==> flow/design.v <==
module uart_tx #(
    parameter BAUD_DIV = 434
) (
    input logic clk,
    input logic rst_n,
    input logic tx_start,
    input logic [7:0] data_in,
    output logic tx_busy,
    output logic tx
);
    logic [9:0] tx_shift;   
    logic [3:0] bit_count;
    logic [11:0] baud_counter;
    logic tx_active;
    always_ff @(posedge clk or negedge rst_n) begin
        if (!rst_n) begin
            tx_active <= 0;
            baud_counter <= 0;
            tx_busy <= 0;
            tx <= 1;   
        end else begin
            if (tx_start && !tx_active) begin
                tx_active <= 1;
                tx_shift <= {1'b1, data_in, 1'b0};   
                baud_counter <= BAUD_DIV;
                bit_count <= 0;
                tx_busy <= 1;
            end else if (tx_active) begin
                if (baud_counter == 0) begin
                    baud_counter <= BAUD_DIV;
                    tx <= tx_shift[0];   
                    tx_shift <= {1'b1, tx_shift[9:1]};   
                    bit_count <= bit_count + 1;
                    if (bit_count == 9) begin   
                        tx_active <= 0;
                        tx_busy <= 0;
                    end
                end else begin
                    baud_counter <= baud_counter - 1;
                end
            end
        end
    end
endmodule
module uart_rx #(
    parameter BAUD_DIV = 434   
) (
    input logic clk,
    input logic rst_n,
    input logic rx,
    output logic [7:0] data_out,
    output logic data_valid,
	 	output logic [7:0] leds
);
    logic [11:0] baud_counter;
    logic [3:0] bit_count;
    logic [7:0] rx_shift;
    logic rx_active;
    always_ff @(posedge clk or negedge rst_n) begin
        if (!rst_n) begin
            baud_counter <= 0;
            bit_count <= 0;
            rx_active <= 0;
            data_valid <= 0;
            rx_shift <= 8'b0;   
        end else begin
            if (!rx_active && !rx) begin
                rx_active <= 1;
                baud_counter <= BAUD_DIV / 2;
                bit_count <= 0;
                rx_shift <= 8'b0;   
            end else if (rx_active) begin
                if (baud_counter == 0) begin
                    baud_counter <= BAUD_DIV;
                    if (bit_count < 9) begin
                        rx_shift <= {rx, rx_shift[7:1]};   
                        bit_count <= bit_count + 1;
                    end else begin
                        rx_active <= 0;
                        data_out <= rx_shift;  
								leds <= rx_shift;
                        data_valid <= 1;
                    end
                end else begin
                    baud_counter <= baud_counter - 1;
                end
            end else begin
                data_valid <= 0;
            end
        end
    end
endmodule
module uart_edge_detection (
    input logic clk,           
    input logic rst_n,         
    input logic uart_rx,       
    output logic uart_tx,      
    output logic led_rx,       
    output logic led_tx,       
    output logic data_ready    
);
    parameter CLOCK_FREQ = 50000000;    
    parameter BAUD_RATE  = 115200;
    parameter BAUD_DIV   = CLOCK_FREQ / BAUD_RATE;
    parameter THRESHOLD  = 4;           
    logic [7:0] rx_data;
    logic rx_done;
    logic [7:0] processed_data;
    logic tx_start;
    logic tx_busy;
    logic [7:0] image_data [0:63];     
    logic [7:0] conv_result [0:35];    
    logic [5:0] rx_counter;            
    logic [5:0] tx_counter;            
    typedef enum logic [1:0] {IDLE, RECEIVE, PROCESS, SEND} state_t;
    state_t state, next_state;
    uart_rx #(
        .BAUD_DIV(BAUD_DIV)
    ) uart_receiver (
        .clk(clk),
        .rst_n(rst_n),
        .rx(uart_rx),
        .data_out(rx_data),
        .data_valid(rx_done)
    );
    uart_tx #(
        .BAUD_DIV(BAUD_DIV)
    ) uart_transmitter (
        .clk(clk),
        .rst_n(rst_n),
        .tx_start(tx_start),
        .data_in(processed_data),
        .tx_busy(tx_busy),
        .tx(uart_tx)
    );
    always_ff @(posedge clk or negedge rst_n) begin
        if (!rst_n)
            state <= IDLE;
        else
            state <= next_state;
    end
    always_comb begin
        case (state)
            IDLE:      next_state = (rx_done) ? RECEIVE : IDLE;
            RECEIVE:   next_state = (rx_counter == 6'd63 && rx_done) ? PROCESS : RECEIVE;
            PROCESS:   next_state = SEND;
            SEND:      next_state = (tx_counter == 6'd36 && !tx_busy) ? IDLE : SEND;
            default:   next_state = IDLE;
        endcase
    end
    always_ff @(posedge clk or negedge rst_n) begin
        if (!rst_n) begin
            rx_counter <= 6'd0;
        end else if ((state == IDLE || state == RECEIVE) && rx_done) begin
            image_data[rx_counter] <= rx_data;
            rx_counter <= rx_counter + 1;
        end else if (state == IDLE) begin
            rx_counter <= 6'd0;
        end
    end
    integer i, j, k, l;
    reg [3:0] sum;
    always_ff @(posedge clk or negedge rst_n) begin
        if (!rst_n) begin
            for (i = 0; i < 36; i = i + 1)
                conv_result[i] <= 8'd0;
        end else if (state == PROCESS) begin
            for (i = 0; i < 6; i = i + 1) begin
                for (j = 0; j < 6; j = j + 1) begin
                    sum = 0;
                    for (k = 0; k < 3; k = k + 1) begin
                        for (l = 0; l < 3; l = l + 1) begin
                            sum = sum + image_data[(i + k) * 8 + (j + l)][0];
                        end
                    end
                    conv_result[i * 6 + j] <= (sum >= THRESHOLD) ? 8'b1 : 8'b0;
                end
            end
        end
    end
    always_ff @(posedge clk or negedge rst_n) begin
        if (!rst_n) begin
            tx_counter <= 6'd0;
            tx_start <= 1'b0;
            processed_data <= 8'd0;
        end else if (state == SEND) begin
            if (!tx_busy && !tx_start) begin
                tx_start <= 1'b1;
                processed_data <= conv_result[tx_counter];
                tx_counter <= tx_counter + 1;
            end else if (tx_start && tx_busy) begin
                tx_start <= 1'b0;
            end
        end else begin
            tx_counter <= 6'd0;
            tx_start <= 1'b0;
        end
    end
    always_ff @(posedge clk or negedge rst_n) begin
        if (!rst_n) begin
            led_rx <= 1'b0;
            led_tx <= 1'b0;
            data_ready <= 1'b0;
        end else begin
            led_rx <= (state == RECEIVE) ? rx_done : 1'b0;
            led_tx <= (state == SEND) ? ~tx_busy : 1'b0;
            data_ready <= (state == SEND);  
        end
    end
endmodule
Settings: LEC_CHECK=0, ABC_AREA=1, CAP_MARGIN=35, CELL_PAD_IN_SITES_DETAIL_PLACEMENT=0, CELL_PAD_IN_SITES_GLOBAL_PLACEMENT=0, CORE_MARGIN=2, CORE_UTILIZATION=72, CTS_CLUSTER_DIAMETER=240, CTS_CLUSTER_SIZE=15, HOLD_SLACK_MARGIN=0.3, PLACE_DENSITY_LB_ADDON=0.13, SETUP_SLACK_MARGIN=0.92, SLEW_MARGIN=5; clock period 3.19 ns.
run.sh (not shown) runs the stock make flow with config.mk's settings and CLKGATE_MAP_FILE=.
The first run produced a layout that fails on setup timing.
==> next run, changes <==
ABC_AREA = not set   (was 1)
CAP_MARGIN = 20   (was 35)
CELL_PAD_IN_SITES_DETAIL_PLACEMENT = not set   (was 0)
CELL_PAD_IN_SITES_GLOBAL_PLACEMENT = not set   (was 0)
CTS_CLUSTER_DIAMETER = not set   (was 240)
CTS_CLUSTER_SIZE = 10   (was 15)
HOLD_SLACK_MARGIN = not set   (was 0.3)
PLACE_DENSITY_LB_ADDON = not set   (was 0.13)
SETUP_SLACK_MARGIN = 0.76   (was 0.92)
SLEW_MARGIN = 20   (was 5)
The new run produced a clean layout.
Fmax goes up by about 10%.
First-iteration DRC count drops by 54%.
Final area goes down by about 2%.
Routed wire length is lower by 23%.
Register-to-register slack gets better by 0.29 ns.
Worst setup slack gains 0.29 ns.
Total power grows by about 4.7%.
Synthesized cell count goes down by about 7%.
Clock-buffer cell count is unchanged.
==> next run, changes <==
CAP_MARGIN = 35   (was 20)
CELL_PAD_IN_SITES_DETAIL_PLACEMENT = 0   (was not set)
CELL_PAD_IN_SITES_GLOBAL_PLACEMENT = 0   (was not set)
CTS_CLUSTER_DIAMETER = 240   (was not set)
CTS_CLUSTER_SIZE = 21   (was 10)
PLACE_DENSITY_LB_ADDON = 0.0   (was not set)
SETUP_SLACK_MARGIN = 0.44   (was 0.76)
Outcome:
- worst hold slack improved by 0.041 ns
- power grows by 1.5%
- cell area shrinks by 1.0%
==> next run, changes <==
ABC_AREA = 1   (was not set)
CAP_MARGIN = 0   (was 35)
CTS_CLUSTER_SIZE = 72   (was 21)
HOLD_SLACK_MARGIN = -0.0   (was not set)
PLACE_DENSITY_LB_ADDON = 0.13   (was 0.0)
SETUP_SLACK_MARGIN = 0.92   (was 0.44)
With this change the flow finished but fails on setup timing.
Clock-buffer cell count falls by 2.
Via count rises by about a fifth.
Critical path depth does not change.
Register-to-register slack is worse by 0.29 ns.
Flip-flop count does not change.
==> next run, changes <==
CAP_MARGIN = 20   (was 0)
CELL_PAD_IN_SITES_DETAIL_PLACEMENT = not set   (was 0)
CELL_PAD_IN_SITES_GLOBAL_PLACEMENT = not set   (was 0)
CTS_CLUSTER_DIAMETER = not set   (was 240)
CTS_CLUSTER_SIZE = 71   (was 72)
HOLD_SLACK_MARGIN = not set   (was -0.0)
PLACE_DENSITY_LB_ADDON = 0.22   (was 0.13)
SETUP_SLACK_MARGIN = 0.41   (was 0.92)
After rerunning: The changed run completed and failed the layout checks on setup timing. Utilization grows by 0.10 points. Wire length goes up by 9.9%. First-iteration DRC count grows by 25%.

========
Setup of wip/quartz:
// uart_edge_detection: RTL as listed in full above, without the edits since
clock: 3.2 ns
lec_check: 0
cap_margin: 20
core_margin: 2
core_utilization: 72
cts_cluster_diameter: 26
cts_cluster_size: 100
place_density: 0.35
setup_slack_margin: 0.48
slew_margin: 20
Inputs modified between wip/quartz and wip/cedar:
- changing CTS_CLUSTER_SIZE from 100 to 72
- setting TNS_END_PERCENT to 5 for the first time
- setting PLACE_DENSITY_LB_ADDON to 0.0 for the first time
- removing CTS_CLUSTER_DIAMETER (formerly 26)
- removing PLACE_DENSITY (formerly 0.35)
Results
On global-route usage: wip/cedar sits below wip/quartz.
The final layouts of wip/cedar and wip/quartz pass the timing, DRC and antenna checks.
Summary of wip/cedar over wip/quartz: minimum clock period now larger; switching share of power level; met2 wire length now smaller.
Summary of wip/cedar over wip/quartz: total net switching power went down; fraction of the core area covered by cells at the end of the flow went down; portion of the clock cycle consumed by the worst path in the final layout went up; detailed-route wire length went down.
| count of flip-flops and latches | wip/quartz vs wip/cedar | ≈ equal |
Per the comparison of wip/cedar with wip/quartz, length of routed wiring on met1 decreased about 3.7%, boundary pin count essentially unchanged.
Input-level comparison between wip/harbor and wip/cedar:
- PLACE_DENSITY_LB_ADDON changed from 0.0 to 0.06
- SETUP_SLACK_MARGIN changed from 0.48 to 0.32
- TNS_END_PERCENT removed (was 5)
- ABC_AREA newly set to 1
- the clock period (ns, I/O delays scaled along) changed from 3.2 to 3.19
Notes after the runs:
Taking wip/cedar as the reference, in wip/harbor via count went up, total power went down 0.34 mW, worst hold slack up 0.39 ns, period utilization increased by 0.27 points relative to the old numbers.
Going from wip/cedar to wip/harbor, the first-iteration DRC count was found to have gone up by about 35%.
For detailed-routed wire length on met2, dividing the value from wip/harbor by the value from wip/cedar gives 1.10.
wip/harbor has setup slack below what wip/cedar had.
Looking at layout filler cell count, wip/harbor sits 7.3% below wip/cedar.
The combinational cell area excluding buffers and inverters reported for wip/harbor is smaller than that of wip/cedar by 2.3%.
Looking at class of the most critical hold timing path, the reg2reg result is from wip/harbor; the in2async one comes from wip/cedar.
Going from wip/cedar to wip/harbor, portion of total power attributed to combinational logic shrinks by 3.9 points.
Termination of the worst setup path: conv_result[1][0]$_DFFE_PN0P_ -> wip/harbor, conv_result[13][0]$_DFFE_PN0P_ -> wip/cedar
Input changes introduced in wip/onyx (baseline for comparison: wip/harbor):
- putting CTS_CLUSTER_DIAMETER at 377 where nothing was set
- swapping 0.32 for 0.41 in SETUP_SLACK_MARGIN
- swapping 72 for 21 in CTS_CLUSTER_SIZE
- clearing PLACE_DENSITY_LB_ADDON, which used to be 0.06
- putting PLACE_DENSITY at 0.43 where nothing was set
- clearing ABC_AREA, which used to be 1
### Flow results
Looking at multi-input gate count, wip/onyx sits below wip/harbor. Between wip/onyx and wip/harbor, area growth from synthesis to layout is higher for wip/onyx, wip/harbor comes in under that. Going from wip/harbor to wip/onyx, least setup slack across all paths after layout shrinks by 0.011 ns. Side by side, pre-CTS worst setup slack turned out higher in wip/onyx than in wip/harbor.
Here is what was changed in the inputs of wip/ember compared with wip/onyx.
- changing SETUP_SLACK_MARGIN from 0.41 to 0.76
- setting CORE_ASPECT_RATIO to 1.42 for the first time
- removing CTS_CLUSTER_DIAMETER (formerly 377)
- changing PLACE_DENSITY from 0.43 to 0.36
- changing CTS_CLUSTER_SIZE from 21 to 10
Notes after the runs:
wip/ember vs wip/onyx, launching instance or port of the critical path: image_data[18]$_DFFE_PP_ vs image_data[20]$_DFFE_PP_. There was hardly any difference in register area between wip/ember and wip/onyx. Diff wip/onyx -> wip/ember: count of buffers not belonging to the clock network in the layout lower, largest net degree at the start of global routing higher, area of the die roughly the same, leakage power summed over all cells lower. wip/ember vs wip/onyx: logic depth of the worst setup path including buffers down in wip/ember. Compared wip/onyx against wip/ember; design area within noise. As of wip/ember, total length of routed wires had risen by a few percent compared to wip/onyx. Lower relative contribution of the clock network to total power was reported by wip/onyx, not wip/ember.
diff inputs: wip/ember => wip/sierra
- clearing PLACE_DENSITY, which used to be 0.36
- clearing CORE_ASPECT_RATIO, which used to be 1.42
- swapping 0.76 for 0.41 in SETUP_SLACK_MARGIN
- clearing CTS_CLUSTER_SIZE, which used to be 10
wip/sierra reached the final stage; the timing, DRC and antenna checks on its layout passed.
Routed length on met1 up 1.6% in wip/sierra wrt wip/ember
Placeable core area: wip/ember vs wip/sierra — no meaningful difference
Sort wip/sierra and wip/ember by met3 track utilization from global routing, ascending, and wip/ember comes first.
wip/sierra ended up with image_data[20]$_DFFE_PP_ as its start point of the critical path; wip/ember ended up with image_data[18]$_DFFE_PP_.
Cmp wip/sierra and wip/ember / die span in x / higher: wip/sierra
Power is estimated from default activity; no workload was simulated.
